==> design/flow/design.v <==
`timescale 1ns / 1ps
module alu(
  input wire [31:0] a,
  input wire [31:0] b,
  input wire [2:0] funct3,
  input wire [6:0] funct7,
  input wire [6:0] opcode,
  output reg [31:0] result
);
  always @(*) begin
    case (funct3)
      3'b000: result = (opcode == 7'b0110011 && funct7 == 7'b0100000) ? a - b : a + b;   
      3'b111: result = a & b;                                                           
      3'b110: result = a | b;                                                           
      3'b100: result = a ^ b;                                                           
      3'b001: result = a << b[4:0];                                                     
      3'b101: result = (funct7 == 7'b0100000) ? $signed(a) >>> b[4:0] : a >> b[4:0];     
      3'b010: result = ($signed(a) < $signed(b)) ? 32'b1 : 32'b0;                        
      3'b011: result = (a < b) ? 32'b1 : 32'b0;                                           
      default: result = 32'hDEAD_BEEF;
    endcase
  end
endmodule
`timescale 1ns/1ps
module reg_file (input wire clk, input wire [4:0] rs1, rs2, rd, input wire we, input wire [31:0] wd, output wire [31:0] rd1, rd2);
  reg [31:0] regs [0:31];
  assign rd1=(rs1==0)?0:regs[rs1];
  assign rd2=(rs2==0)?0:regs[rs2];
  always @(posedge clk) begin
    if (we && rd!=0)
      regs[rd]<=wd;
  end
endmodule
`timescale 1ns / 1ps
module rv32i_core #(parameter XLEN=32, REG_COUNT=32)(
  input wire clk,
  input wire rst,
  input wire [31:0] instr,
  input wire [31:0] mem_rdata,
  output reg signed [31:0] pc,
  output wire [31:0] mem_addr,
  output wire [31:0] mem_wdata,
  output wire mem_we
);
  reg [31:0] instr_reg;
  reg [31:0] pc_reg;
  wire [6:0] opcode = instr_reg[6:0];
  wire [4:0] rd     = instr_reg[11:7];
  wire [2:0] funct3 = instr_reg[14:12];
  wire [4:0] rs1    = instr_reg[19:15];
  wire [4:0] rs2    = instr_reg[24:20];
  wire [6:0] funct7 = instr_reg[31:25];
  wire signed [31:0] imm_i = $signed({{20{instr_reg[31]}}, instr_reg[31:20]});
  wire signed [31:0] imm_s = $signed({{20{instr_reg[31]}}, instr_reg[31:25], instr_reg[11:7]});
  wire signed [31:0] imm_b = $signed({{19{instr_reg[31]}}, instr_reg[31], instr_reg[7], instr_reg[30:25], instr_reg[11:8], 1'b0});
  wire [31:0]         imm_u = {instr_reg[31:12], 12'b0};
  wire signed [31:0] imm_j = $signed({{11{instr_reg[31]}}, instr_reg[31], instr_reg[19:12], instr_reg[20], instr_reg[30:21], 1'b0});
  wire [31:0] reg_rdata1, reg_rdata2;
  wire [31:0] writeback_data;
  wire writeback_en;
  reg_file regfile (
    .clk(clk),
    .rs1(rs1),
    .rs2(rs2),
    .rd(rd),
    .we(writeback_en),
    .wd(writeback_data),
    .rd1(reg_rdata1),
    .rd2(reg_rdata2)
  );
  wire [31:0] alu_operand_b = (opcode == 7'b0010011 || opcode == 7'b0000011 || opcode == 7'b1100111) ? imm_i :
                              (opcode == 7'b0100011) ? imm_s :
                              reg_rdata2;
  wire [31:0] alu_result;
  alu alu_inst (
    .a(reg_rdata1),
    .b(alu_operand_b),
    .funct3(funct3),
    .funct7(funct7),
    .opcode(opcode),
    .result(alu_result)
  );
  assign writeback_en = (opcode == 7'b0010011 ||   
                         opcode == 7'b0110011 ||   
                         opcode == 7'b0000011 ||   
                         opcode == 7'b1101111 ||   
                         opcode == 7'b1100111 ||   
                         opcode == 7'b0010111 ||   
                         opcode == 7'b0110111);    
  assign writeback_data = (opcode == 7'b0000011) ? mem_rdata :
                          (opcode == 7'b1101111 || opcode == 7'b1100111) ? pc_reg + 4 :
                          (opcode == 7'b0010111 || opcode == 7'b0110111) ? imm_u :
                          alu_result;
  reg [31:0] mem_addr_reg, mem_wdata_reg;
  reg mem_we_reg;
  assign mem_addr  = mem_addr_reg;
  assign mem_wdata = mem_wdata_reg;
  assign mem_we    = mem_we_reg;
  reg branch_taken;
  reg signed [31:0] branch_target;
  always @(*) begin
    branch_taken  = 0;
    branch_target = pc_reg + 4;
    if (opcode == 7'b1100011) begin
      case (funct3)
        3'b000: branch_taken = (reg_rdata1 == reg_rdata2);
        3'b001: branch_taken = (reg_rdata1 != reg_rdata2);
        3'b100: branch_taken = ($signed(reg_rdata1) < $signed(reg_rdata2));
        3'b101: branch_taken = ($signed(reg_rdata1) >= $signed(reg_rdata2));
        3'b110: branch_taken = (reg_rdata1 < reg_rdata2);
        3'b111: branch_taken = (reg_rdata1 >= reg_rdata2);
      endcase
      branch_target = pc_reg + imm_b;
    end
  end
  always @(posedge clk or posedge rst) begin
    if (rst) begin
      pc <= 0;
      pc_reg <= 0;
      instr_reg <= 0;
      mem_addr_reg <= 0;
      mem_wdata_reg <= 0;
      mem_we_reg <= 0;
    end else begin
      pc_reg <= pc;
      instr_reg <= instr;
      case (opcode)
        7'b1100011: pc <= branch_taken ? branch_target : pc_reg + 4;
        7'b1101111: pc <= pc_reg + imm_j;
        7'b1100111: pc <= (reg_rdata1 + imm_i) & ~32'b1;
        default:    pc <= pc_reg + 4;
      endcase
      mem_we_reg <= 0;
      case (opcode)
        7'b0100011: begin
          mem_addr_reg  <= reg_rdata1 + imm_s;
          mem_wdata_reg <= reg_rdata2;
          mem_we_reg    <= 1;
        end
        7'b0000011: begin
          mem_addr_reg <= reg_rdata1 + imm_i;
        end
      endcase
    end
  end
endmodule
==> design/flow/run.sh <==
#!/bin/bash
# the make line also repeats each setting of config.mk as NAME=value (left out here)
make -C /OpenROAD-flow-scripts/flow DESIGN_CONFIG=/design/flow/config.mk WORK_HOME=/design/flow/orfs CLKGATE_MAP_FILE= finish
==> design/flow/config.mk <==
export PLATFORM = sky130hd
export DESIGN_NAME = rv32i_core
export DESIGN_NICKNAME = rv32i_core
export VERILOG_FILES = /design/flow/design.v
export SDC_FILE = /design/flow/constraint.sdc
export NUM_CORES = 4
export LEC_CHECK = 0
export CAP_MARGIN = 20
export CORE_MARGIN = 2
export CORE_UTILIZATION = 66
export CTS_CLUSTER_SIZE = 38
export HOLD_SLACK_MARGIN = 0.3
export SLEW_MARGIN = 20
==> design/flow/constraint.sdc <==
create_clock -name core_clock -period 6.0 [get_ports {clk}]
set_input_delay 1.2000 -clock core_clock [delete_from_list [all_inputs] [get_ports {clk}]]
set_output_delay 1.2000 -clock core_clock [all_outputs]
set_load 0.01 [all_outputs]
==> ci_impl_report.md, run 1 <==
### Yosys + OpenROAD results

| Metric | Value |
|---|---|
| Number of synthesized register bits | `1185` |
| Cell area leaders | `sky130_fd_sc_hd__edfxtp_1 44%, sky130_fd_sc_hd__mux4_2 9.8%, sky130_fd_sc_hd__mux2i_1 5.8%, sky130_fd_sc_hd__dfrtp_1 5.8%, sky130_fd_sc_hd__ha_1 3.7%` |
| H-tree depth | `3` |
| Total placed cells including tap cells | `7512` |
| Top cells by count, synth | `1024 x sky130_fd_sc_hd__edfxtp_1, 438 x sky130_fd_sc_hd__a21oi_1, 404 x sky130_fd_sc_hd__mux2i_1, 370 x sky130_fd_sc_hd__o21ai_0, 357 x sky130_fd_sc_hd__nand2_1` |
| Number of buffers added to fix hold violations after cts | `0` |
| Result of the run | `aborted with a tool error` |
| Last stage reached | `global routing` |
| Detailed Place HPWL | `205000 µm` |
| Fraction of registers with async set/reset | `13.6%` |
| Height of the die | `328 µm` |
| TritonCTS buffer count | `114` |
| CTS Root Buffer Type | `sky130_fd_sc_hd__clkbuf_16` |
| Netlist area before placement | `69400 µm²` |
| Synth top area share | `44.3%` |
| Main synth FF type | `sky130_fd_sc_hd__edfxtp_1` |
| Total cell area reported by yosys after synthesis | `69400 µm²` |
| GRT Total Usage | `87.0%` |
| Die Width | `328 µm` |
| Fraction of synthesized area in multiplexers | `17.7%` |
| Number of synthesis warnings | `3` |
| Core Box Area | `104000 µm²` |
| Die footprint | `108000 µm²` |
| Overflow after GRT | `416` |
| Main logic family after synthesis | `multiplexers` |
| # IOs | `163` |
| Post-Syn Instances | `5720` |
| Log Error | `[ERROR GRT-0232] Routing congestion too high. Check the congestion heatmap in the GUI.` |
| Maximum clock insertion buffer count | `3` |
| Row count | `118` |
| Yosys top cell by instances | `sky130_fd_sc_hd__edfxtp_1` |
| Placement-stage worst setup slack | `-0.952 ns` |
| Xor/xnor cell area share of the yosys netlist | `2.09%` |
| Post-synthesis compound-gate area fraction | `15.1%` |
| Unique cell type count in the Yosys netlist | `99` |
| Routability Congestion | `1.13` |
| Cell taking the most area after synthesis | `sky130_fd_sc_hd__edfxtp_1` |
| Port bufs | `162` |
| EDFF count, synth | `1024` |
| Synthesized-area fraction occupied by and/or/nand/nor cells | `7.74%` |
| Sinks on the clock net | `1185` |
| Synthesized area divided by synthesized cell count | `12.1 µm²` |
| Synth Area in Adders | `3.92%` |
| Portion of the post-synthesis area used by sequential elements | `50.1%` |
| Cell count listed in synth_stat.txt | `5720` |
| Initial core utilization | `66.8%` |
layer usage:
metal  GRT overflow  track usage (%)
met1             44             87.6
met2            164             95.8
met3             48             79.6
met4            143             84.3
met5             17             63.4
per-stage QoR:
stage          hold slack [ns]  instance area, µm²
2_1_floorplan            0.416               69700
3_3_place_gp             0.355               77100
3_5_place_dp             0.361               77100
4_1_cts                  0.376               81700
repair_timing:
action / in CTS
gates resized: 112
pin swaps: 11
endpoints found under the setup margin: 773
gates cloned: 7
setup buffers: 11
==> run 2: changes to the inputs <==
Settings changed: CELL_PAD_IN_SITES_DETAIL_PLACEMENT from default to 1, CORE_ASPECT_RATIO from default to 1.1, CORE_MARGIN 2 to 5, CORE_UTILIZATION 66 to 63, CTS_CLUSTER_SIZE 38 to default, HOLD_SLACK_MARGIN 0.3 to default, MAX_ROUTING_LAYER from default to met4, MIN_ROUTING_LAYER from default to met1, SETUP_SLACK_MARGIN from default to 4.14.
Clock period 6.0 ns to 14.1 ns, I/O delays scaled along.
==> run 2 against run 1 <==
The flow again stops in global routing. Die size rose by 8.5%. Synthesized cell count did not move. Area after synthesis did not move.
==> ci_impl_report.md, run 2 <==
### Yosys + OpenROAD results

| Metric | Value |
|---|---|
| Number of buffers added to fix hold violations after cts | `0` |
| Xor/xnor cell area share of the yosys netlist | `2.09%` |
| Height of the die | `358 µm` |
| Top cells by count, synth | `1024 x sky130_fd_sc_hd__edfxtp_1, 438 x sky130_fd_sc_hd__a21oi_1, 404 x sky130_fd_sc_hd__mux2i_1, 370 x sky130_fd_sc_hd__o21ai_0, 357 x sky130_fd_sc_hd__nand2_1` |
| Number of synthesized register bits | `1185` |
| Main logic family after synthesis | `multiplexers` |
| # IOs | `163` |
| Yosys top cell by instances | `sky130_fd_sc_hd__edfxtp_1` |
| H-tree depth | `3` |
| TritonCTS buffer count | `117` |
| Synth top area share | `44.3%` |
| Cell area leaders | `sky130_fd_sc_hd__edfxtp_1 44%, sky130_fd_sc_hd__mux4_2 9.8%, sky130_fd_sc_hd__mux2i_1 5.8%, sky130_fd_sc_hd__dfrtp_1 5.8%, sky130_fd_sc_hd__ha_1 3.7%` |
| Sinks on the clock net | `1185` |
| Number of buffers inserted to repair setup after CTS | `0` |
| Unique cell type count in the Yosys netlist | `99` |
| Main synth FF type | `sky130_fd_sc_hd__edfxtp_1` |
| Fraction of registers with async set/reset | `13.6%` |
| Port bufs | `162` |
| Row count | `127` |
| Number of synthesis warnings | `3` |
| Cell taking the most area after synthesis | `sky130_fd_sc_hd__edfxtp_1` |
| Cell resize tally after clock tree synthesis | `0` |
| CTS Root Buffer Type | `sky130_fd_sc_hd__clkbuf_16` |
| Synthesized-area fraction occupied by and/or/nand/nor cells | `7.74%` |
| Synth Area in Adders | `3.92%` |
| Fraction of synthesized area in multiplexers | `17.7%` |
| Result of the run | `aborted with a tool error` |
| Portion of the post-synthesis area used by sequential elements | `50.1%` |
| EDFF count, synth | `1024` |
| Die Width | `327 µm` |
| Netlist area before placement | `69400 µm²` |
| Total placed cells including tap cells | `7117` |
| Placement-stage worst setup slack | `5.36 ns` |
| Post-synthesis compound-gate area fraction | `15.1%` |
| Routability Congestion | `1.17` |
| Post-Syn Instances | `5720` |
| Die footprint | `117000 µm²` |
| Cell count listed in synth_stat.txt | `5720` |
| Initial core utilization | `63.6%` |
| Core Box Area | `109000 µm²` |
| Last stage reached | `global routing` |
| Detailed Place HPWL | `222000 µm` |
| Synthesized area divided by synthesized cell count | `12.1 µm²` |
| Total cell area reported by yosys after synthesis | `69400 µm²` |
| Post-detailed-placement cell area | `73200 µm²` |
| Maximum clock insertion buffer count | `3` |
-- run 2: per-stage QoR --
step	hold WS, ns	total power (W)	util, %
after detailed placement	0.363	0.00714	67.1
after floorplan	0.416	0.00591	-
after global placement	0.358	0.00700	67.0
after CTS	0.354	0.0106	70.6
==> run 3: changes to the inputs <==
Settings changed: CELL_PAD_IN_SITES_DETAIL_PLACEMENT 1 to 0, CORE_ASPECT_RATIO 1.1 to default, CORE_MARGIN 5 to 2, CORE_UTILIZATION 63 to 66, CTS_CLUSTER_SIZE from default to 38, HOLD_SLACK_MARGIN from default to 0.26, MAX_ROUTING_LAYER met4 to default, SETUP_SLACK_MARGIN 4.14 to -0.4, TNS_END_PERCENT from default to 5.
Clock period 14.1 ns to 5.24 ns, I/O delays scaled along.
==> run 3 against run 2 <==
The flow again stops in global routing. Synthesized cell count unchanged. Die size decreased by 7.8%. Area after synthesis unchanged.
==> ci_impl_report.md, run 3 <==
### Yosys + OpenROAD results

| Metric | Value |
|---|---|
| Placement-stage worst setup slack | `-1.24 ns` |
| Cell taking the most area after synthesis | `sky130_fd_sc_hd__edfxtp_1` |
| Main logic family after synthesis | `multiplexers` |
| Netlist area before placement | `69400 µm²` |
| Portion of the post-synthesis area used by sequential elements | `50.1%` |
| Port bufs | `162` |
| Number of buffers added to fix hold violations after cts | `0` |
| Sinks on the clock net | `1185` |
| Synthesized area divided by synthesized cell count | `12.1 µm²` |
| Post-detailed-placement cell area | `80600 µm²` |
| Last stage reached | `global routing` |
| Overflow after GRT | `1800` |
| Die Width | `328 µm` |
| Row count | `118` |
| Routability Congestion | `1.14` |
| Result of the run | `aborted with a tool error` |
| Post-synthesis compound-gate area fraction | `15.1%` |
| Height of the die | `328 µm` |
| Detailed Place HPWL | `218000 µm` |
| Cell area leaders | `sky130_fd_sc_hd__edfxtp_1 44%, sky130_fd_sc_hd__mux4_2 9.8%, sky130_fd_sc_hd__mux2i_1 5.8%, sky130_fd_sc_hd__dfrtp_1 5.8%, sky130_fd_sc_hd__ha_1 3.7%` |
| Synth Area in Adders | `3.92%` |
| Yosys top cell by instances | `sky130_fd_sc_hd__edfxtp_1` |
| H-tree depth | `3` |
| Total placed cells including tap cells | `7925` |
| Unique cell type count in the Yosys netlist | `99` |
| Number of synthesized register bits | `1185` |
| Cell count listed in synth_stat.txt | `5720` |
| Synthesized-area fraction occupied by and/or/nand/nor cells | `7.74%` |
| Top cells by count, synth | `1024 x sky130_fd_sc_hd__edfxtp_1, 438 x sky130_fd_sc_hd__a21oi_1, 404 x sky130_fd_sc_hd__mux2i_1, 370 x sky130_fd_sc_hd__o21ai_0, 357 x sky130_fd_sc_hd__nand2_1` |
| GRT Total Usage | `93.3%` |
| CTS Root Buffer Type | `sky130_fd_sc_hd__clkbuf_16` |
| Fraction of synthesized area in multiplexers | `17.7%` |
| Synth top area share | `44.3%` |
| Number of synthesis warnings | `3` |
| Post-Syn Instances | `5720` |
| Total cell area reported by yosys after synthesis | `69400 µm²` |
| Fraction of registers with async set/reset | `13.6%` |
| Xor/xnor cell area share of the yosys netlist | `2.09%` |
| Initial core utilization | `66.8%` |
| Log Error | `[ERROR GRT-0232] Routing congestion too high. Check the congestion heatmap in the GUI.` |
| Die footprint | `108000 µm²` |
| Main synth FF type | `sky130_fd_sc_hd__edfxtp_1` |
| Core Box Area | `104000 µm²` |
| # IOs | `163` |
| TritonCTS buffer count | `114` |
| Maximum clock insertion buffer count | `3` |
| EDFF count, synth | `1024` |
==> run 3: timing repair <==
item	4_1_cts
gates resized	298
pin swaps	55
cloned	10
endpoints found under the setup margin	931
setup buffers	34
==> run 3: routing by layer <==
layer	GRT usage, %	overflow
met5	75.4	42
met4	93.2	519
met3	87.6	213
met2	99.8	758
met1	93.1	268
==> run 3: through the flow <==
step / utilization, % / total power [W]
global placement: 77.5 / 0.0202
floorplan: - / 0.0159
detailed placement: 77.5 / 0.0204
CTS: 83.0 / 0.0294
==> run 4: changes to the inputs <==
Settings changed: CELL_PAD_IN_SITES_DETAIL_PLACEMENT 0 to default, CORE_UTILIZATION 66 to 70, CTS_CLUSTER_SIZE 38 to 39, HOLD_SLACK_MARGIN 0.26 to default, MIN_ROUTING_LAYER met1 to default, SETUP_SLACK_MARGIN -0.4 to 1.79, TNS_END_PERCENT 5 to default.
Clock period 5.24 ns to 9.0 ns, I/O delays scaled along.
==> run 4 against run 3 <==
The run again fails in global routing. Area after synthesis is the same. Synthesized cell count is the same. Die size shrank 5.6%.
==> ci_impl_report.md, run 4 <==
### Yosys + OpenROAD results

| Metric | Value |
|---|---|
| Result of the run | `aborted with a tool error` |
| Last stage reached | `global routing` |
| Log Error | `[ERROR GRT-0232] Routing congestion too high. Check the congestion heatmap in the GUI.` |
| Cell area leaders | `sky130_fd_sc_hd__edfxtp_1 44%, sky130_fd_sc_hd__mux4_2 9.8%, sky130_fd_sc_hd__mux2i_1 5.8%, sky130_fd_sc_hd__dfrtp_1 5.8%, sky130_fd_sc_hd__ha_1 3.7%` |
| Cell taking the most area after synthesis | `sky130_fd_sc_hd__edfxtp_1` |
| Top cells by count, synth | `1024 x sky130_fd_sc_hd__edfxtp_1, 438 x sky130_fd_sc_hd__a21oi_1, 404 x sky130_fd_sc_hd__mux2i_1, 370 x sky130_fd_sc_hd__o21ai_0, 357 x sky130_fd_sc_hd__nand2_1` |
| CTS Root Buffer Type | `sky130_fd_sc_hd__clkbuf_16` |
| Main logic family after synthesis | `multiplexers` |
| # IOs | `163` |
| Port bufs | `162` |
| Synthesized-area fraction occupied by and/or/nand/nor cells | `7.74%` |
| Number of synthesized register bits | `1185` |
| Synth top area share | `44.3%` |
| Fraction of registers with async set/reset | `13.6%` |
| Synthesized area divided by synthesized cell count | `12.1 µm²` |
| Xor/xnor cell area share of the yosys netlist | `2.09%` |
| Core Box Area | `98300 µm²` |
| Maximum clock insertion buffer count | `3` |
| Sinks on the clock net | `1185` |
| Die Width | `319 µm` |
| Fraction of synthesized area in multiplexers | `17.7%` |
| Cell count listed in synth_stat.txt | `5720` |
| Routability Congestion | `1.11` |
| Initial core utilization | `70.6%` |
| Height of the die | `319 µm` |
| Total cell area reported by yosys after synthesis | `69400 µm²` |
| Netlist area before placement | `69400 µm²` |
| Unique cell type count in the Yosys netlist | `99` |
| Post-Syn Instances | `5720` |
| Die footprint | `102000 µm²` |
| Number of buffers added to fix hold violations after cts | `0` |
| EDFF count, synth | `1024` |
| Portion of the post-synthesis area used by sequential elements | `50.1%` |
| H-tree depth | `3` |
| Row count | `115` |
| Yosys top cell by instances | `sky130_fd_sc_hd__edfxtp_1` |
| Number of synthesis warnings | `3` |
| Detailed Place HPWL | `212000 µm` |
| Post-detailed-placement cell area | `73600 µm²` |
| Synth Area in Adders | `3.92%` |
| GRT Total Usage | `87.6%` |
| TritonCTS buffer count | `115` |
| Overflow after GRT | `265` |
| Post-synthesis compound-gate area fraction | `15.1%` |
| Main synth FF type | `sky130_fd_sc_hd__edfxtp_1` |
run 4: metal layers:
layer / GRT overflow / GRT usage, %
met1: 33 / 87.2
met3: 33 / 82.2
met4: 85 / 84.0
met5: 7 / 64.5
met2: 107 / 96.0
run 4: what timing repair did:
item                       4_1_cts
setup buffers                    5
pin swaps                        1
setup endpoints to repair      633
resized                         19
run 4: per-stage QoR:
step / cells / hold WS, ns / setup slack (ns) / power [W] / util, %
2_1_floorplan: 5751 / 0.416 / 1.83 / 0.00925 / -
3_3_place_gp: 7051 / 0.356 / 1.19 / 0.0110 / 74.9
3_5_place_dp: 7052 / 0.358 / 0.964 / 0.0111 / 74.9
4_1_cts: 7269 / 0.370 / 1.79 / 0.0162 / 79.0
==> run 5: changes to the inputs <==
Settings changed: CAP_MARGIN 20 to 35, CELL_PAD_IN_SITES_DETAIL_PLACEMENT from default to 0, CELL_PAD_IN_SITES_GLOBAL_PLACEMENT from default to 2, CORE_MARGIN 2 to 5, CORE_UTILIZATION 70 to 41, CTS_CLUSTER_SIZE 39 to 68, GPL_TIMING_DRIVEN from default to 0, MIN_ROUTING_LAYER from default to met1, PLACE_DENSITY_LB_ADDON from default to 0.02, SETUP_SLACK_MARGIN 1.79 to default, SLEW_MARGIN 20 to 15.
Clock period 9.0 ns to 5.24 ns, I/O delays scaled along.
==> run 5 against run 4 <==
Now fails the layout checks on negative setup slack. Die size rose by 75%. Synthesized cell count did not move. Area after synthesis did not move.
==> ci_impl_report.md, run 5 <==
## Synthesis and layout report

| Metric | Value |
|---|---|
| Clk ins delay skew pair | `0.82 ns` |
| Total number of vias | `61800` |
| Critical Path Slowest Stage Cell | `sky130_fd_sc_hd__dfrtp_2` |
| Launch point of the worst reg-to-reg path | `instr_reg[18]$_DFF_PP0_` |
| Final hold violation count | `0` |
| Die Width | `421 µm` |
| Cell count listed in synth_stat.txt | `5720` |
| Met2 Use GR | `65.4%` |
| Max Slew Vio Count | `0` |
| Height of the die | `421 µm` |
| Post-layout worst setup margin | `-1.34 ns` |
| Part of the total power dissipated in sequential elements | `35.7%` |
| Detailed-route vias per instance | `6.93` |
| Levels on crit path | `25` |
| Worst-path fanout max | `14` |
| Sequential cell area | `34800 µm²` |
| Fraction of synthesized area in multiplexers | `17.7%` |
| TritonCTS buffer count | `138` |
| Delay of the slowest cell on the worst path | `0.52 ns` |
| Required arrival time at the worst endpoint | `5.78 ns` |
| Clk power | `0.00994 W` |
| Peak VDD IR | `0.000317 V` |
| R2r endpoint | `regfile.regs[21][0]$_DFFE_PP_` |
| Port bufs | `162` |
| Seq pwr | `0.0113 W` |
| Core Box Area | `169000 µm²` |
| Period Utilization, post-route | `126%` |
| Share of total power in the clock network | `31.3%` |
| Pre-Repair DR Iteration Count | `8` |
| Synthesized-area fraction occupied by and/or/nand/nor cells | `7.74%` |
| Logic power comb | `0.0105 W` |
| Number of global-route vias before repair | `58900` |
| Biggest consumer | `sequential cells` |
| Area Overhead vs Synth | `29.7%` |
| WL final | `402000 µm` |
| Maximum clock insertion buffer count | `3` |
| Post-detailed-placement cell area | `78400 µm²` |
| Peak Freq | `152 MHz` |
| Switching component of the power | `0.0114 W` |
| Global Route met1 Usage | `53.0%` |
| GRT Total Usage | `43.7%` |
| Failing Checks | `negative setup slack` |
| Critical Path End Type | `flip-flop` |
| Post-route DRC | `0` |
| CP startpoint kind | `flip-flop` |
| Count of cells along the worst register-to-register path | `25` |
| Fraction of registers with async set/reset | `13.6%` |
| Routability Congestion | `1.04` |
| Class of the most critical hold timing path | `reg -> reg` |
| Unrepaired setup endpoints after global routing | `true` |
| Cell taking the most area after synthesis | `sky130_fd_sc_hd__edfxtp_1` |
| Synth Area in Adders | `3.92%` |
| Top cell by count, worst path | `sky130_fd_sc_hd__buf_6` |
| Normalized max-slew margin | `28.3%` |
| Placement-stage worst setup slack | `-4.38 ns` |
| Antenna violations before repair | `22` |
| Yosys top cell by instances | `sky130_fd_sc_hd__edfxtp_1` |
| Startpoint of the lowest-slack hold path | `pc[24]$_DFF_PP0_` |
| Row count | `151` |
| Pwr Density | `352 nW/µm²` |
| Sinks on the clock net | `1185` |
| Number of synthesis warnings | `3` |
| Clock Skew | `0.0632 ns` |
| Transition at the pin with the smallest max-transition slack | `1.07 ns` |
| Netlist area before placement | `69400 µm²` |
| Cell internal pwr | `0.0203 W` |
| Die footprint | `178000 µm²` |
| Max-cap check violation count | `0` |
| Number of OpenROAD warnings | `95` |
| Hold Path Cell Cnt | `0` |
| Wire length of the first global-routing pass | `527000 µm` |
| CTS clock-pin slew for the worst setup and hold paths | `0.06 ns` |
| Filler instances | `14600` |
| Iteration-0 DRC Markers | `9232` |
| Most used routing layer | `met2` |
| Number of buffers added to fix hold violations after cts | `0` |
| Switching share of total power | `35.9%` |
| Category of the most critical setup path | `reg -> reg` |
| Worst min-delay path endpoint | `pc_reg[24]$_DFF_PP0_` |
| Total cell area reported by yosys after synthesis | `69400 µm²` |
| Data arrival time of the worst path | `7.12 ns` |
| Synthesized area divided by synthesized cell count | `12.1 µm²` |
| # IOs | `163` |
| Final instance area | `90100 µm²` |
| H-tree depth | `4` |
| Xor/xnor cell area share of the yosys netlist | `2.09%` |
| Main logic family after synthesis | `multiplexers` |
| Top cells by count, synth | `1024 x sky130_fd_sc_hd__edfxtp_1, 438 x sky130_fd_sc_hd__a21oi_1, 404 x sky130_fd_sc_hd__mux2i_1, 370 x sky130_fd_sc_hd__o21ai_0, 357 x sky130_fd_sc_hd__nand2_1` |
| Initial core utilization | `41.1%` |
| Result of the run | `complete, but fails checks` |
| Buffer and inverter count on the worst path | `9` |
| Final setup violation count | `1069` |
| Overflow after GRT | `0` |
| Post-synthesis compound-gate area fraction | `15.1%` |
| CTS Root Buffer Type | `sky130_fd_sc_hd__clkbuf_16` |
| TritonCTS clock tree | `done` |
| Launch point of the critical path | `instr_reg[18]$_DFF_PP0_` |
| Cell area leaders | `sky130_fd_sc_hd__edfxtp_1 44%, sky130_fd_sc_hd__mux4_2 9.8%, sky130_fd_sc_hd__mux2i_1 5.8%, sky130_fd_sc_hd__dfrtp_1 5.8%, sky130_fd_sc_hd__ha_1 3.7%` |
| Portion of the post-synthesis area used by sequential elements | `50.1%` |
| Combinational fraction of design power | `32.9%` |
| Leak Pwr | `33.0 nW` |
| Maximum number of pins on one net before global-route repair | `83` |
| Wirelength per Cell | `45.0 µm` |
| Timing endpoint of the critical path | `regfile.regs[21][0]$_DFFE_PP_` |
| Synth top area share | `44.3%` |
| Unique cell type count in the Yosys netlist | `99` |
| Main synth FF type | `sky130_fd_sc_hd__edfxtp_1` |
| Number of synthesized register bits | `1185` |
| Detail Route Antenna Nets | `0` |
| Post-layout minimum cycle time | `6.58 ns` |
| Global routing met3 resource utilization | `12.8%` |
| Post-layout net count | `6867` |
| Cell family contributing the most delay on the critical path | `AND-OR/OR-AND gates` |
| Comb. cell area | `35400 µm²` |
| EDFF count, synth | `1024` |
| Post-Syn Instances | `5720` |
| Setup slack, reg-to-reg | `-1.34 ns` |
| Detailed Place HPWL | `298000 µm` |
run 5: area by class of cell:
type                            count  area share [%]
Multi-Input combinational cell   4017            39.3
Sequential cell                  1185            38.6
Timing Repair Buffer              717            8.96
Buffer                            377            4.17
Clock buffer                      151            3.93
Tap cell                         2218            3.08
Clock inverter                     94            1.17
Inverter                          151           0.717
Antenna cell                       11          0.0306
run 5: timing repair:
item,in CTS,in global routing
buffers inserted,188,88
endpoints found under the setup margin,1089,1078
resized,865,146
pin swaps,115,44
gates cloned,12,5
run 5: routing by layer:
metal / part of all wire (%) / wire [µm] / vias up
met1: 36 / 143000 / 31400
met5: 0.020 / 81 / -
met2: 43 / 172000 / 4726
met3: 11 / 46000 / 1350
met4: 10 / 40700 / 10
li1: - / - / 24300
run 5: per-stage QoR:
| stage | std cells | power, W | TNS [ns] | hold WS [ns] | util [%] |
|---|---|---|---|---|---|
| floorplan | 5751 | 0.0160 | -165.56 | 0.416 | - |
| global placement | 8131 | 0.0199 | - | 0.357 | 44.1 |
| detailed placement | 8382 | 0.0202 | -3627.31 | 0.360 | 46.4 |
| CTS | 8799 | 0.0310 | -930.39 | 0.373 | 52.3 |
| global route | 8911 | 0.0325 | -1056.44 | 0.377 | 53.3 |
| finish | 8921 | 0.0317 | -1025.99 | 0.371 | 53.3 |
==> run 6: changes to the inputs <==
Settings changed: ABC_AREA from default to 1, CAP_MARGIN 35 to 20, CELL_PAD_IN_SITES_GLOBAL_PLACEMENT 2 to default, CORE_MARGIN 5 to 2, CORE_UTILIZATION 41 to 70, CTS_CLUSTER_DIAMETER from default to 370, CTS_CLUSTER_SIZE 68 to 65, GPL_TIMING_DRIVEN 0 to default, PLACE_DENSITY from default to 0.64, PLACE_DENSITY_LB_ADDON 0.02 to default, SETUP_SLACK_MARGIN from default to -0.4, SLEW_MARGIN 15 to 20, TNS_END_PERCENT from default to 85.
Clock period 5.24 ns to 4.57 ns, I/O delays scaled along.
==> run 6 against run 5 <==
The flow now stops in global routing. Area after synthesis increased by 3.7%. Die size decreased by 41%. Synthesized cell count increased by 51%.
==> ci_impl_report.md, run 6 <==
### Yosys + OpenROAD results

| Metric | Value |
|---|---|
| Cell taking the most area after synthesis | `sky130_fd_sc_hd__edfxtp_1` |
| GRT Total Usage | `81.7%` |
| Total cell area reported by yosys after synthesis | `72000 µm²` |
| Netlist area before placement | `72000 µm²` |
| TritonCTS buffer count | `22` |
| Overflow after GRT | `120` |
| Post-Syn Instances | `8653` |
| Unique cell type count in the Yosys netlist | `65` |
| # IOs | `163` |
| Synth top area share | `42.7%` |
| Result of the run | `aborted with a tool error` |
| Synth Area in Adders | `3.78%` |
| Number of synthesis warnings | `3` |
| Core Box Area | `102000 µm²` |
| EDFF count, synth | `1024` |
| Detailed Place HPWL | `221000 µm` |
| Post-synthesis compound-gate area fraction | `19.8%` |
| Fraction of synthesized area in multiplexers | `0.195%` |
| Cell area leaders | `sky130_fd_sc_hd__edfxtp_1 43%, sky130_fd_sc_hd__nand2_1 8.7%, sky130_fd_sc_hd__o21ai_0 7.8%, sky130_fd_sc_hd__dfrtp_1 5.6%, sky130_fd_sc_hd__a21oi_1 5.1%` |
| Row count | `117` |
| Die Width | `325 µm` |
| Number of synthesized register bits | `1185` |
| CTS Root Buffer Type | `sky130_fd_sc_hd__clkbuf_16` |
| Portion of the post-synthesis area used by sequential elements | `48.3%` |
| Synthesized area divided by synthesized cell count | `8.32 µm²` |
| Maximum clock insertion buffer count | `3` |
| Fraction of registers with async set/reset | `13.6%` |
| Log Error | `[ERROR GRT-0232] Routing congestion too high. Check the congestion heatmap in the GUI.` |
| Main logic family after synthesis | `AND-OR/OR-AND gates` |
| Routability Congestion | `1.29` |
| Sinks on the clock net | `1185` |
| Xor/xnor cell area share of the yosys netlist | `1.14%` |
| Port bufs | `162` |
| Yosys top cell by instances | `sky130_fd_sc_hd__nand2_1` |
| Initial core utilization | `70.6%` |
| Cell count listed in synth_stat.txt | `8653` |
| Top cells by count, synth | `1669 x sky130_fd_sc_hd__nand2_1, 1120 x sky130_fd_sc_hd__o21ai_0, 1024 x sky130_fd_sc_hd__edfxtp_1, 923 x sky130_fd_sc_hd__nor2_1, 734 x sky130_fd_sc_hd__a21oi_1` |
| Height of the die | `325 µm` |
| Die footprint | `105000 µm²` |
| H-tree depth | `1` |
| Synthesized-area fraction occupied by and/or/nand/nor cells | `19.8%` |
| Main synth FF type | `sky130_fd_sc_hd__edfxtp_1` |
| Last stage reached | `global routing` |
run 6: metal layers:
metal  overflow  GRT usage (%)
met5          1           55.1
met1          3           81.6
met2         44           92.7
met4         55           78.5
met3         17           73.0
run 6: what timing repair did:
item	CTS
endpoints found under the setup margin	681
gates resized	370
setup buffers	46
pin swaps	92
hold buffers	0
cloned	24
run 6: per-stage QoR:
step                      instances  cell area (µm²)  TNS, ns  setup WS [ns]  util, %
after CTS                     10900            86900  -382.62         -0.704     85.3
after detailed placement      10800            84100  -661.19          -1.38     82.5
after global placement        10800            84100  -546.90          -1.22     82.5
after floorplan                8684            72100  -226.62         -0.405        -
==> run 7: changes to the inputs <==
Settings changed: ABC_AREA 1 to default, CELL_PAD_IN_SITES_DETAIL_PLACEMENT 0 to default, CORE_UTILIZATION 70 to 65, CTS_CLUSTER_DIAMETER 370 to 34, CTS_CLUSTER_SIZE 65 to default, MIN_ROUTING_LAYER met1 to default, PLACE_DENSITY 0.64 to default, SETUP_SLACK_MARGIN -0.4 to 1.79, TNS_END_PERCENT 85 to 5.
Clock period 4.57 ns to 6.66 ns, I/O delays scaled along.
==> run 7 against run 6 <==
The run again fails in global routing. Die size grew 3.8%. Area after synthesis down 3.5%. Synthesized cell count shrank 34%.
==> ci_impl_report.md, run 7 <==
### Yosys + OpenROAD results

| Metric | Value |
|---|---|
| Result of the run | `aborted with a tool error` |
| Last stage reached | `global routing` |
| Log Error | `[ERROR GRT-0232] Routing congestion too high. Check the congestion heatmap in the GUI.` |
| Synth top area share | `44.3%` |
| Overflow after GRT | `17` |
| Top cells by count, synth | `1024 x sky130_fd_sc_hd__edfxtp_1, 438 x sky130_fd_sc_hd__a21oi_1, 404 x sky130_fd_sc_hd__mux2i_1, 370 x sky130_fd_sc_hd__o21ai_0, 357 x sky130_fd_sc_hd__nand2_1` |
| Synth Area in Adders | `3.92%` |
| Fraction of synthesized area in multiplexers | `17.7%` |
| Port bufs | `162` |
| H-tree depth | `4` |
| Maximum clock insertion buffer count | `3` |
| Portion of the post-synthesis area used by sequential elements | `50.1%` |
| Post-synthesis compound-gate area fraction | `15.1%` |
| Main logic family after synthesis | `multiplexers` |
| Placement-stage worst setup slack | `0.0846 ns` |
| TritonCTS buffer count | `175` |
| Fraction of registers with async set/reset | `13.6%` |
| Synthesized-area fraction occupied by and/or/nand/nor cells | `7.74%` |
| Row count | `119` |
| Post-Syn Instances | `5720` |
| Number of synthesis warnings | `3` |
| Die Width | `331 µm` |
| Die footprint | `109000 µm²` |
| EDFF count, synth | `1024` |
| Number of synthesized register bits | `1185` |
| Yosys top cell by instances | `sky130_fd_sc_hd__edfxtp_1` |
| Netlist area before placement | `69400 µm²` |
| Routability Congestion | `1.10` |
| Unique cell type count in the Yosys netlist | `99` |
| Height of the die | `331 µm` |
| Initial core utilization | `65.8%` |
| # IOs | `163` |
| Cell area leaders | `sky130_fd_sc_hd__edfxtp_1 44%, sky130_fd_sc_hd__mux4_2 9.8%, sky130_fd_sc_hd__mux2i_1 5.8%, sky130_fd_sc_hd__dfrtp_1 5.8%, sky130_fd_sc_hd__ha_1 3.7%` |
| Detailed Place HPWL | `198000 µm` |
| Main synth FF type | `sky130_fd_sc_hd__edfxtp_1` |
| Total cell area reported by yosys after synthesis | `69400 µm²` |
| GRT Total Usage | `83.1%` |
| Cell taking the most area after synthesis | `sky130_fd_sc_hd__edfxtp_1` |
| Core Box Area | `106000 µm²` |
| Synthesized area divided by synthesized cell count | `12.1 µm²` |
| Xor/xnor cell area share of the yosys netlist | `2.09%` |
| CTS Root Buffer Type | `sky130_fd_sc_hd__clkbuf_16` |
| Cell count listed in synth_stat.txt | `5720` |
| Sinks on the clock net | `1185` |
[run 7: metrics by stage]
stage | area, µm² | hold WS [ns] | utilization (%) | instances
4_1_cts | 85200 | 0.371 | 80.7 | 7777
3_5_place_dp | 75100 | 0.359 | 71.2 | 7284
3_3_place_gp | 75100 | 0.357 | 71.1 | 7282
2_1_floorplan | 70000 | 0.416 | - | 5751
[run 7: layer usage]
metal | overflow | GRT usage [%]
met2 | 12 | 92.8
met5 | 0 | 57.3
met3 | 2 | 75.1
met4 | 3 | 79.5
met1 | 0 | 83.8
[run 7: what timing repair did]
action	CTS
hold buffers	0
cloned	25
gates resized	448
buffers inserted	142
pin swaps	85
setup endpoints to repair	1080
==> run 8: changes to the inputs <==
Settings changed: CELL_PAD_IN_SITES_DETAIL_PLACEMENT from default to 0, CORE_UTILIZATION 65 to 66, CTS_CLUSTER_DIAMETER 34 to default, MIN_ROUTING_LAYER from default to met1, SETUP_SLACK_MARGIN 1.79 to 0.93.
Clock period 6.66 ns to 6.83 ns, I/O delays scaled along.
==> run 8 against run 7 <==
The run again fails in global routing. Area after synthesis did not move. Die size fell by 1.5%. Synthesized cell count did not move.
==> ci_impl_report.md, run 8 <==
### Yosys + OpenROAD results

| Metric | Value |
|---|---|
| Cell count listed in synth_stat.txt | `5720` |
| Number of synthesis warnings | `3` |
| H-tree depth | `3` |
| Xor/xnor cell area share of the yosys netlist | `2.09%` |
| Synthesized area divided by synthesized cell count | `12.1 µm²` |
| Fraction of registers with async set/reset | `13.6%` |
| Routability Congestion | `1.09` |
| Post-Syn Instances | `5720` |
| Number of buffers added to fix hold violations after cts | `0` |
| Sinks on the clock net | `1185` |
| Maximum clock insertion buffer count | `3` |
| Log Error | `[ERROR GRT-0116] Global routing finished with congestion. Check the congestion regions in the DRC Viewer.` |
| Overflow after GRT | `4` |
| Last stage reached | `global routing` |
| # IOs | `163` |
| Core Box Area | `104000 µm²` |
| Number of synthesized register bits | `1185` |
| Portion of the post-synthesis area used by sequential elements | `50.1%` |
| EDFF count, synth | `1024` |
| Die Width | `328 µm` |
| Synth Area in Adders | `3.92%` |
| Netlist area before placement | `69400 µm²` |
| Synth top area share | `44.3%` |
| Cell taking the most area after synthesis | `sky130_fd_sc_hd__edfxtp_1` |
| CTS Root Buffer Type | `sky130_fd_sc_hd__clkbuf_16` |
| Height of the die | `328 µm` |
| Detailed Place HPWL | `219000 µm` |
| Synthesized-area fraction occupied by and/or/nand/nor cells | `7.74%` |
| Yosys top cell by instances | `sky130_fd_sc_hd__edfxtp_1` |
| Main synth FF type | `sky130_fd_sc_hd__edfxtp_1` |
| Top cells by count, synth | `1024 x sky130_fd_sc_hd__edfxtp_1, 438 x sky130_fd_sc_hd__a21oi_1, 404 x sky130_fd_sc_hd__mux2i_1, 370 x sky130_fd_sc_hd__o21ai_0, 357 x sky130_fd_sc_hd__nand2_1` |
| Result of the run | `aborted with a tool error` |
| Die footprint | `108000 µm²` |
| Fraction of synthesized area in multiplexers | `17.7%` |
| Total cell area reported by yosys after synthesis | `69400 µm²` |
| Unique cell type count in the Yosys netlist | `99` |
| Initial core utilization | `66.8%` |
| Port bufs | `162` |
| Post-synthesis compound-gate area fraction | `15.1%` |
| TritonCTS buffer count | `113` |
| Cell area leaders | `sky130_fd_sc_hd__edfxtp_1 44%, sky130_fd_sc_hd__mux4_2 9.8%, sky130_fd_sc_hd__mux2i_1 5.8%, sky130_fd_sc_hd__dfrtp_1 5.8%, sky130_fd_sc_hd__ha_1 3.7%` |
| GRT Total Usage | `80.5%` |
| Main logic family after synthesis | `multiplexers` |
| Row count | `118` |
| Post-detailed-placement cell area | `74800 µm²` |
## run 8: what timing repair did
action                                  CTS
pin swaps                                47
endpoints found under the setup margin  941
gates resized                           281
buffers inserted                         71
hold endpoints to repair                  0
gates cloned                             18
## run 8: per-layer routing
| layer | overflow | global-route usage [%] |
|---|---|---|
| met5 | 0 | 53.5 |
| met1 | 0 | 81.5 |
| met2 | 1 | 91.9 |
| met3 | 0 | 70.7 |
| met4 | 3 | 75.6 |
## run 8: metrics by stage
step	instances	total power, W	setup slack (ns)	hold slack [ns]	TNS [ns]
after CTS	7556	0.0219	0.871	0.382	0
after detailed placement	7257	0.0149	-0.0296	0.361	-0.910
after global placement	7254	0.0148	0.166	0.358	0
after floorplan	5751	0.0122	0.931	0.416	0
==> run 9: changes to the inputs <==
Settings changed: CELL_PAD_IN_SITES_DETAIL_PLACEMENT 0 to 1, CELL_PAD_IN_SITES_GLOBAL_PLACEMENT from default to 3, CORE_UTILIZATION 66 to 45, CTS_CLUSTER_DIAMETER from default to 395, SETUP_SLACK_MARGIN 0.93 to default, TNS_END_PERCENT 5 to 50.
Clock period 6.83 ns to 15.1 ns, I/O delays scaled along.
==> run 9 against run 8 <==
The run now finishes clean. Synthesized cell count unchanged. Die size increased by 46%. Area after synthesis unchanged.
==> ci_impl_report.md, run 9 <==
## Synthesis and layout report

| Metric | Value |
|---|---|
| Total number of vias | `56300` |
| Critical Path Slowest Stage Cell | `sky130_fd_sc_hd__a21o_1` |
| Unrepaired setup endpoints after global routing | `false` |
| Most used routing layer | `met2` |
| CP startpoint kind | `flip-flop` |
| Category of the most critical setup path | `reg -> reg` |
| Launch point of the critical path | `instr_reg[17]$_DFF_PP0_` |
| Critical Path End Type | `flip-flop` |
| Global routing met3 resource utilization | `7.90%` |
| Cell area leaders | `sky130_fd_sc_hd__edfxtp_1 44%, sky130_fd_sc_hd__mux4_2 9.8%, sky130_fd_sc_hd__mux2i_1 5.8%, sky130_fd_sc_hd__dfrtp_1 5.8%, sky130_fd_sc_hd__ha_1 3.7%` |
| Wirelength per Cell | `40.7 µm` |
| Startpoint of the lowest-slack hold path | `pc[0]$_DFF_PP0_` |
| Top cells by count, synth | `1024 x sky130_fd_sc_hd__edfxtp_1, 438 x sky130_fd_sc_hd__a21oi_1, 404 x sky130_fd_sc_hd__mux2i_1, 370 x sky130_fd_sc_hd__o21ai_0, 357 x sky130_fd_sc_hd__nand2_1` |
| Detailed Place HPWL | `217000 µm` |
| Setup slack, reg-to-reg | `5.62 ns` |
| Cell internal pwr | `0.00663 W` |
| Leak Pwr | `28.3 nW` |
| Port bufs | `162` |
| Maximum number of pins on one net before global-route repair | `97` |
| Data arrival time of the worst path | `9.89 ns` |
| Number of global-route vias before repair | `55900` |
| Cell resize tally after clock tree synthesis | `0` |
| Buffer and inverter count on the worst path | `5` |
| Core Box Area | `154000 µm²` |
| Post-Syn Instances | `5720` |
| Clock Skew | `0.0441 ns` |
| WL final | `326000 µm` |
| Post-synthesis compound-gate area fraction | `15.1%` |
| Worst min-delay path endpoint | `pc_reg[0]$_DFF_PP0_` |
| Seq pwr | `0.00395 W` |
| CTS clock-pin slew for the worst setup and hold paths | `0.06 ns` |
| TritonCTS clock tree | `done` |
| Cell family contributing the most delay on the critical path | `AND-OR/OR-AND gates` |
| GRT Total Usage | `40.9%` |
| Unique cell type count in the Yosys netlist | `99` |
| Overall power | `0.0101 W` |
| Period Utilization, post-route | `62.8%` |
| Post-layout net count | `6154` |
| Max-cap check violation count | `0` |
| Result of the run | `no timing/DRC/antenna violations` |
| Biggest consumer | `sequential cells` |
| Number of buffers inserted to repair setup after CTS | `0` |
| Main synth FF type | `sky130_fd_sc_hd__edfxtp_1` |
| Pre-Repair DR Iteration Count | `9` |
| CTS Root Buffer Type | `sky130_fd_sc_hd__clkbuf_16` |
| Hold Path Cell Cnt | `0` |
| Row count | `144` |
| Final hold violation count | `0` |
| Total cell area reported by yosys after synthesis | `69400 µm²` |
| Levels on crit path | `22` |
| Portion of the post-synthesis area used by sequential elements | `50.1%` |
| Post-route DRC | `0` |
| Final setup violation count | `0` |
| Class of the most critical hold timing path | `reg -> reg` |
| Height of the die | `397 µm` |
| Fraction of synthesized area in multiplexers | `17.7%` |
| Total placed cells including tap cells | `7778` |
| Count of cells along the worst register-to-register path | `22` |
| Sinks on the clock net | `1185` |
| Max Slew Vio Count | `0` |
| Peak Freq | `105 MHz` |
| Combinational fraction of design power | `27.8%` |
| Die footprint | `157000 µm²` |
| Routability Congestion | `1.07` |
| Clk power | `0.00336 W` |
| TritonCTS buffer count | `135` |
| Initial core utilization | `45.2%` |
| Xor/xnor cell area share of the yosys netlist | `2.09%` |
| Yosys top cell by instances | `sky130_fd_sc_hd__edfxtp_1` |
| Filler instances | `15500` |
| Part of the total power dissipated in sequential elements | `39.0%` |
| Number of buffers added to fix hold violations after cts | `0` |
| Required arrival time at the worst endpoint | `15.51 ns` |
| Delay of the slowest cell on the worst path | `0.89 ns` |
| Main logic family after synthesis | `multiplexers` |
| Number of synthesis warnings | `3` |
| Iteration-0 DRC Markers | `7030` |
| Fraction of registers with async set/reset | `13.6%` |
| Switching share of total power | `34.6%` |
| Top cell by count, worst path | `sky130_fd_sc_hd__buf_4` |
| R2r endpoint | `regfile.regs[5][30]$_DFFE_PP_` |
| Synth Area in Adders | `3.92%` |
| # IOs | `163` |
| Normalized max-slew margin | `15.1%` |
| Sum of negative setup slack | `0 ns` |
| Post-layout minimum cycle time | `9.48 ns` |
| Timing endpoint of the critical path | `regfile.regs[5][30]$_DFFE_PP_` |
| Synthesized area divided by synthesized cell count | `12.1 µm²` |
| Synth top area share | `44.3%` |
| EDFF count, synth | `1024` |
| Switching component of the power | `0.00350 W` |
| Cells along the critical path | `buf_4 -> buf_4 -> or3b_2 -> buf_4 -> nor2_1 -> nor4_1 -> nor4_1 -> and2_1 -> buf_4 -> inv_1 -> fa_1 -> nand2b_1 -> a21oi_1 -> o211ai_1 -> a211oi_1 -> o21ai_0 -> a211oi_1 -> o22ai_1 -> o21ba_2 -> a211o_1 -> nand3_1 -> a21o_1` |
| Global Route met1 Usage | `54.5%` |
| Worst-path fanout max | `36` |
| Clk ins delay skew pair | `0.81 ns` |
| Antenna violations before repair | `21` |
| Peak VDD IR | `0.000127 V` |
| Detail Route Antenna Nets | `0` |
| Met2 Use GR | `62.0%` |
| Transition at the pin with the smallest max-transition slack | `1.26 ns` |
| Final standard cell count with taps included and fillers excluded | `8030` |
| Pwr Density | `128 nW/µm²` |
| Launch point of the worst reg-to-reg path | `instr_reg[17]$_DFF_PP0_` |
| H-tree depth | `4` |
| Area Overhead vs Synth | `13.6%` |
| Detailed-route vias per instance | `7.01` |
| Share of total power in the clock network | `33.2%` |
| Number of OpenROAD warnings | `94` |
| Wire length of the first global-routing pass | `451000 µm` |
| Number of synthesized register bits | `1185` |
| Cell taking the most area after synthesis | `sky130_fd_sc_hd__edfxtp_1` |
| Overflow after GRT | `0` |
| Die Width | `397 µm` |
| Maximum clock insertion buffer count | `3` |
| Synthesized-area fraction occupied by and/or/nand/nor cells | `7.74%` |
| Cell count listed in synth_stat.txt | `5720` |
| Netlist area before placement | `69400 µm²` |
| Logic power comb | `0.00282 W` |
run 9: per-stage QoR:
stage | hold WS, ns | util, % | instance area [µm²] | setup slack [ns]
after floorplan | 0.416 | - | 69500 | 7.45
after global placement | 0.363 | 48.3 | 74300 | 6.04
after detailed placement | 0.369 | 48.4 | 74300 | 5.95
after CTS | 0.386 | 51.3 | 78800 | 5.86
after global routing | 0.395 | 51.3 | 78800 | 5.35
final | 0.383 | 51.3 | 78900 | 5.62
run 9: per-layer routing:
metal	up-vias	share of wire [%]
met5	-	0.017
met4	8	7.1
met3	862	9.5
met2	3429	44
met1	29200	39
li1	22800	-
run 9: area by class of cell:
type / count / area, µm² / share of cell area [%]
tap: 2044 / 2560 / 3.24
timing repair buffer: 391 / 3440 / 4.36
clock buffer: 168 / 3570 / 4.53
antenna: 9 / 22.5 / 0.0286
sequential: 1185 / 34800 / 44.1
inverter: 151 / 572 / 0.725
clock inverter: 72 / 890 / 1.13
multi-input combinational: 4010 / 33000 / 41.8
==> run 10: changes to the inputs <==
Settings changed: CELL_PAD_IN_SITES_DETAIL_PLACEMENT 1 to 0, CELL_PAD_IN_SITES_GLOBAL_PLACEMENT 3 to default, CORE_UTILIZATION 45 to 58, CTS_CLUSTER_DIAMETER 395 to default, SETUP_SLACK_MARGIN from default to -0.4, TNS_END_PERCENT 50 to 5.
Clock period 15.1 ns to 5.25 ns, I/O delays scaled along.
==> run 10 against run 9 <==
The layout now fails its checks (negative setup slack). Sequential share of layout area down 4.0 points. Non-clock buffer count up 884. Core utilization up 22 points. Synthesized cell count unchanged. Sequential power rose to 2.9 times the previous value. Worst hold slack worse by 0.0093 ns. Final area up 10%. Clock power rose to 2.5 times the previous value. Clock skew up 0.056 ns.
==> ci_impl_report.md, run 10 <==
## Synthesis and layout report

| Metric | Value |
|---|---|
| Die footprint | `122000 µm²` |
| Combinational fraction of design power | `33.5%` |
| Fraction of registers with async set/reset | `13.6%` |
| Wirelength per Cell | `40.4 µm` |
| Share of total power in the clock network | `28.7%` |
| Switching component of the power | `0.0102 W` |
| Post-layout minimum cycle time | `6.57 ns` |
| Port bufs | `162` |
| Delay of the slowest cell on the worst path | `0.61 ns` |
| # IOs | `163` |
| Failing Checks | `negative setup slack` |
| Overflow after GRT | `0` |
| Post-layout worst setup margin | `-1.32 ns` |
| Synthesized area divided by synthesized cell count | `12.1 µm²` |
| Launch point of the critical path | `instr_reg[15]$_DFF_PP0_` |
| Seq pwr | `0.0113 W` |
| Logic power comb | `0.00999 W` |
| Routability Congestion | `1.13` |
| Iteration-0 DRC Markers | `12400` |
| Unique cell type count in the Yosys netlist | `99` |
| Number of global-route vias before repair | `61800` |
| Total placed cells including tap cells | `8170` |
| CP startpoint kind | `flip-flop` |
| Timing endpoint of the critical path | `regfile.regs[12][0]$_DFFE_PP_` |
| Height of the die | `350 µm` |
| Clock Skew | `0.100 ns` |
| CTS clock-pin slew for the worst setup and hold paths | `0.06 ns` |
| EDFF count, synth | `1024` |
| Xor/xnor cell area share of the yosys netlist | `2.09%` |
| R2r endpoint | `regfile.regs[12][0]$_DFFE_PP_` |
| Synth Area in Adders | `3.92%` |
| Cell family contributing the most delay on the critical path | `AND-OR/OR-AND gates` |
| Total cell area reported by yosys after synthesis | `69400 µm²` |
| Synth top area share | `44.3%` |
| Final hold violation count | `0` |
| TritonCTS clock tree | `done` |
| Post-synthesis compound-gate area fraction | `15.1%` |
| Launch point of the worst reg-to-reg path | `instr_reg[15]$_DFF_PP0_` |
| Row count | `126` |
| Unrepaired setup endpoints after global routing | `true` |
| Post-layout net count | `7018` |
| CTS Root Buffer Type | `sky130_fd_sc_hd__clkbuf_16` |
| Cell count listed in synth_stat.txt | `5720` |
| Detailed-route vias per instance | `7.76` |
| Cell area leaders | `sky130_fd_sc_hd__edfxtp_1 44%, sky130_fd_sc_hd__mux4_2 9.8%, sky130_fd_sc_hd__mux2i_1 5.8%, sky130_fd_sc_hd__dfrtp_1 5.8%, sky130_fd_sc_hd__ha_1 3.7%` |
| Levels on crit path | `25` |
| Final setup violation count | `979` |
| Leak Pwr | `33.0 nW` |
| Category of the most critical setup path | `reg -> reg` |
| Result of the run | `complete, but fails checks` |
| Biggest consumer | `sequential cells` |
| Critical Path Slowest Stage Cell | `sky130_fd_sc_hd__mux2i_1` |
| Maximum number of pins on one net before global-route repair | `75` |
| Max-cap check violation count | `0` |
| Die Width | `350 µm` |
| Sinks on the clock net | `1185` |
| Worst min-delay path endpoint | `pc_reg[5]$_DFF_PP0_` |
| Total number of vias | `65600` |
| Period Utilization, post-route | `125%` |
| Fraction of synthesized area in multiplexers | `17.7%` |
| Count of cells along the worst register-to-register path | `25` |
| GRT Total Usage | `53.0%` |
| Maximum clock insertion buffer count | `3` |
| Pwr Density | `344 nW/µm²` |
| Hold Path Cell Cnt | `0` |
| Critical Path End Type | `flip-flop` |
| Number of OpenROAD warnings | `99` |
| Core Box Area | `118000 µm²` |
| Detail Route Antenna Nets | `0` |
| Portion of the post-synthesis area used by sequential elements | `50.1%` |
| Yosys top cell by instances | `sky130_fd_sc_hd__edfxtp_1` |
| Netlist area before placement | `69400 µm²` |
| Final standard cell count with taps included and fillers excluded | `8451` |
| Post-Syn Instances | `5720` |
| Area Overhead vs Synth | `25.0%` |
| Number of buffers added to fix hold violations after cts | `0` |
| Peak VDD IR | `0.000550 V` |
| Wire length of the first global-routing pass | `455000 µm` |
| Placement-stage worst setup slack | `-1.66 ns` |
| Startpoint of the lowest-slack hold path | `pc[5]$_DFF_PP0_` |
| TritonCTS buffer count | `115` |
| Pre-Repair DR Iteration Count | `14` |
| H-tree depth | `3` |
| Buffer and inverter count on the worst path | `9` |
| Switching share of total power | `34.3%` |
| Cell taking the most area after synthesis | `sky130_fd_sc_hd__edfxtp_1` |
| Antenna violations before repair | `20` |
| Clk ins delay skew pair | `0.81 ns` |
| Cell internal pwr | `0.0196 W` |
| Clk power | `0.00856 W` |
| Data arrival time of the worst path | `7.07 ns` |
| Post-route DRC | `0` |
| Max Slew Vio Count | `0` |
| Number of synthesis warnings | `3` |
| Part of the total power dissipated in sequential elements | `37.8%` |
| Transition at the pin with the smallest max-transition slack | `1.17 ns` |
| Synthesized-area fraction occupied by and/or/nand/nor cells | `7.74%` |
| Top cells by count, synth | `1024 x sky130_fd_sc_hd__edfxtp_1, 438 x sky130_fd_sc_hd__a21oi_1, 404 x sky130_fd_sc_hd__mux2i_1, 370 x sky130_fd_sc_hd__o21ai_0, 357 x sky130_fd_sc_hd__nand2_1` |
| Filler instances | `7346` |
| Peak Freq | `152 MHz` |
| Class of the most critical hold timing path | `reg -> reg` |
| WL final | `341000 µm` |
| Initial core utilization | `58.6%` |
| Detailed Place HPWL | `216000 µm` |
| Worst-path fanout max | `21` |
| Required arrival time at the worst endpoint | `5.75 ns` |
| Main logic family after synthesis | `multiplexers` |
| Setup slack, reg-to-reg | `-1.32 ns` |
| Number of synthesized register bits | `1185` |
| Main synth FF type | `sky130_fd_sc_hd__edfxtp_1` |
| Normalized max-slew margin | `21.5%` |
==> run 10: per-stage QoR <==
| stage | hold WS, ns | cell area (µm²) | power, W | util [%] | setup TNS, ns |
|---|---|---|---|---|---|
| after floorplan | 0.416 | 69800 | 0.0159 | - | -276.21 |
| after global routing | 0.375 | 86800 | 0.0304 | 73.3 | -644.15 |
| after global placement | 0.358 | 81100 | 0.0204 | 68.5 | -769.45 |
| after detailed placement | 0.365 | 81100 | 0.0205 | 68.5 | -831.41 |
| final | 0.374 | 86800 | 0.0298 | 73.3 | -661.08 |
| after CTS | 0.376 | 85800 | 0.0290 | 72.5 | -265.58 |
==> run 10: cell type report <==
cell class	instances	area (µm²)	area share (%)
clock inverters	58	658	0.758
repair buffers	1275	11900	13.7
well taps	1600	2000	2.31
clock buffers	155	3110	3.58
flip-flops and latches	1185	34800	40.1
inverters	151	578	0.666
multi-input cells	4010	33700	38.8
diodes	17	42.5	0.0490
==> run 10: what timing repair did <==
item,in CTS,in global routing
gates resized,138,131
buffers inserted,16,27
endpoints found under the setup margin,799,824
endpoints found under the hold margin,0,0
pin swaps,26,24
gates cloned,10,6
==> run 10: per-layer routing <==
metal / track usage [%] / vias up / wire length (µm)
li1: - / 24600 / -
met1: 64.0 / 30700 / 106000
met2: 75.9 / 7549 / 138000
met3: 20.6 / 2677 / 57900
met4: 42.4 / 22 / 38900
met5: 0 / - / 272
==> run 11: changes to the inputs <==
Settings changed: CORE_UTILIZATION 58 to 51, TNS_END_PERCENT 5 to 85.
Clock period 5.25 ns to 6.43 ns, I/O delays scaled along.
==> run 11 against run 10 <==
The layout still fails its checks (negative setup slack). Flip-flop count unchanged. Sequential share of layout area rose by 2.6 points. Critical path depth shrank 4. Register-to-register slack improved by 1.1 ns. Final area decreased by 6.1%. Maximum frequency decreased by 1.5%. Total power shrank 20%. Worst hold slack lost 0.0028 ns. Synthesized cell count did not move. Area after synthesis unchanged. Die size grew 14%. Routed wire length shrank 12%. Critical endpoint is now pc[27]$_DFF_PP0_. Largest power group unchanged.
==> ci_impl_report.md, run 11 <==
## Synthesis and layout report

| Metric | Value |
|---|---|
| Result of the run | `complete, but fails checks` |
| Failing Checks | `negative setup slack` |
| Top cell by count, worst path | `sky130_fd_sc_hd__buf_4` |
| Post-synthesis compound-gate area fraction | `15.1%` |
| Post-layout net count | `6469` |
| Synth top area share | `44.3%` |
| Final instance area | `81500 µm²` |
| Detailed-route vias per instance | `7.04` |
| Switching share of total power | `33.3%` |
| Detailed Place HPWL | `205000 µm` |
| Final setup violation count | `328` |
| H-tree depth | `4` |
| Synth Area in Adders | `3.92%` |
| Antenna violations before repair | `12` |
| Die Width | `373 µm` |
| Cell family contributing the most delay on the critical path | `simple AND/OR/NAND/NOR gates` |
| Part of the total power dissipated in sequential elements | `38.8%` |
| Transition at the pin with the smallest max-transition slack | `1.16 ns` |
| Peak Freq | `150 MHz` |
| GRT Total Usage | `42.2%` |
| R2r endpoint | `pc[27]$_DFF_PP0_` |
| WL final | `300000 µm` |
| Period Utilization, post-route | `104%` |
| Number of global-route vias before repair | `54400` |
| Hold Path Cell Cnt | `0` |
| Unique cell type count in the Yosys netlist | `99` |
| Clk power | `0.00762 W` |
| Maximum clock insertion buffer count | `3` |
| Height of the die | `373 µm` |
| Critical Path Slowest Stage Cell | `sky130_fd_sc_hd__nor4_1` |
| CTS clock-pin slew for the worst setup and hold paths | `0.06 ns` |
| Pwr Density | `292 nW/µm²` |
| CP startpoint kind | `flip-flop` |
| Timing endpoint of the critical path | `pc[27]$_DFF_PP0_` |
| TritonCTS clock tree | `done` |
| Post-layout minimum cycle time | `6.67 ns` |
| Cell internal pwr | `0.0159 W` |
| Normalized max-slew margin | `22.3%` |
| Leak Pwr | `30.0 nW` |
| Portion of the post-synthesis area used by sequential elements | `50.1%` |
| Worst min-delay path endpoint | `pc_reg[9]$_DFF_PP0_` |
| Total number of vias | `56900` |
| Switching component of the power | `0.00793 W` |
| Cell area leaders | `sky130_fd_sc_hd__edfxtp_1 44%, sky130_fd_sc_hd__mux4_2 9.8%, sky130_fd_sc_hd__mux2i_1 5.8%, sky130_fd_sc_hd__dfrtp_1 5.8%, sky130_fd_sc_hd__ha_1 3.7%` |
| TritonCTS buffer count | `130` |
| Port bufs | `162` |
| Filler instances | `10800` |
| Class of the most critical hold timing path | `reg -> reg` |
| Area Overhead vs Synth | `17.4%` |
| Core Box Area | `135000 µm²` |
| Cells along the critical path | `or3_2 -> buf_4 -> nor3_2 -> buf_4 -> buf_4 -> buf_4 -> nor2_1 -> buf_4 -> ha_1 -> nand4_1 -> nor2_1 -> buf_4 -> nand2_1 -> nor4_1 -> a211oi_1 -> buf_4 -> xnor2_1 -> a21oi_2 -> buf_4 -> nor3_1 -> a2111o_1` |
| Wirelength per Cell | `37.1 µm` |
| Initial core utilization | `51.3%` |
| Netlist area before placement | `69400 µm²` |
| Required arrival time at the worst endpoint | `7.09 ns` |
| Combinational fraction of design power | `29.2%` |
| Category of the most critical setup path | `reg -> reg` |
| Comb. cell area | `32900 µm²` |
| Sequential cell area | `34800 µm²` |
| Logic power comb | `0.00695 W` |
| # IOs | `163` |
| Fraction of registers with async set/reset | `13.6%` |
| Post-Syn Instances | `5720` |
| Detail Route Antenna Nets | `0` |
| Overflow after GRT | `0` |
| Routability Congestion | `1.06` |
| Placement-stage worst setup slack | `-0.441 ns` |
| Pre-Repair DR Iteration Count | `6` |
| Iteration-0 DRC Markers | `7918` |
| Post-detailed-placement cell area | `77000 µm²` |
| Main logic family after synthesis | `multiplexers` |
| Data arrival time of the worst path | `7.33 ns` |
| Top cells by count, synth | `1024 x sky130_fd_sc_hd__edfxtp_1, 438 x sky130_fd_sc_hd__a21oi_1, 404 x sky130_fd_sc_hd__mux2i_1, 370 x sky130_fd_sc_hd__o21ai_0, 357 x sky130_fd_sc_hd__nand2_1` |
| Xor/xnor cell area share of the yosys netlist | `2.09%` |
| Sinks on the clock net | `1185` |
| Number of synthesized register bits | `1185` |
| Levels on crit path | `21` |
| Main synth FF type | `sky130_fd_sc_hd__edfxtp_1` |
| Launch point of the critical path | `instr_reg[17]$_DFF_PP0_` |
| Cell count listed in synth_stat.txt | `5720` |
| Biggest consumer | `sequential cells` |
| Maximum number of pins on one net before global-route repair | `101` |
| Total cell area reported by yosys after synthesis | `69400 µm²` |
| Share of total power in the clock network | `32.0%` |
| Buffer and inverter count on the worst path | `8` |
| Fraction of synthesized area in multiplexers | `17.7%` |
| Clk ins delay skew pair | `0.79 ns` |
| CTS Root Buffer Type | `sky130_fd_sc_hd__clkbuf_16` |
| Post-layout worst setup margin | `-0.239 ns` |
| EDFF count, synth | `1024` |
| Cell taking the most area after synthesis | `sky130_fd_sc_hd__edfxtp_1` |
| Die footprint | `139000 µm²` |
| Peak VDD IR | `0.000275 V` |
| Max-cap check violation count | `0` |
| Count of cells along the worst register-to-register path | `21` |
| Launch point of the worst reg-to-reg path | `instr_reg[17]$_DFF_PP0_` |
| Number of synthesis warnings | `3` |
| Startpoint of the lowest-slack hold path | `pc[9]$_DFF_PP0_` |
| Setup slack, reg-to-reg | `-0.24 ns` |
| Synthesized area divided by synthesized cell count | `12.1 µm²` |
| Post-route DRC | `0` |
| Yosys top cell by instances | `sky130_fd_sc_hd__edfxtp_1` |
| Final hold violation count | `0` |
| Critical Path End Type | `flip-flop` |
| Synthesized-area fraction occupied by and/or/nand/nor cells | `7.74%` |
| Delay of the slowest cell on the worst path | `0.75 ns` |
| Clock Skew | `0.0518 ns` |
| Number of OpenROAD warnings | `93` |
| Worst-path fanout max | `17` |
| Row count | `135` |
| Max Slew Vio Count | `0` |
| Wire length of the first global-routing pass | `415000 µm` |
| Number of buffers added to fix hold violations after cts | `0` |
| Seq pwr | `0.00923 W` |
run 11: repair_timing:
item / CTS / global route
endpoints found under the setup margin: 96 / 122
resized: 1 / 7
pin swaps: 1 / 0
setup buffers: 1 / 1
cloned: 0 / 1
run 11: through the flow:
| step | cells | setup TNS, ns | hold slack (ns) | total power, W | util [%] |
|---|---|---|---|---|---|
| final | 8083 | -25.55 | 0.371 | 0.0238 | 60.2 |
| after global routing | 8078 | -101.94 | 0.376 | 0.0245 | 60.2 |
| after CTS | 8075 | -26.79 | 0.374 | 0.0236 | 60.2 |
| after detailed placement | 7834 | -118.61 | 0.361 | 0.0161 | 56.9 |
| after global placement | 7834 | -63.32 | 0.357 | 0.0161 | 56.9 |
| after floorplan | 5751 | -91.25 | 0.416 | 0.0130 | - |
run 11: cell type report:
cell class | count | area share (%)
multi-input cells | 4010 | 40.4
inverters | 151 | 0.706
well taps | 1781 | 2.73
flip-flops and latches | 1185 | 42.7
clock inverters | 74 | 1.09
diodes | 5 | 0.0154
repair buffers | 711 | 8.12
clock buffers | 166 | 4.26
run 11: metal layers:
layer  vias to the layer above  track usage, %  share of wire [%]
met4                         6            24.9                7.1
met3                       903            9.26                 10
met5                         -               0              0.013
met2                      3761            65.2                 45
met1                     28800            54.6                 37
li1                      23500               -                  -
No activity file was given, so power comes from the tool's default toggle rates.
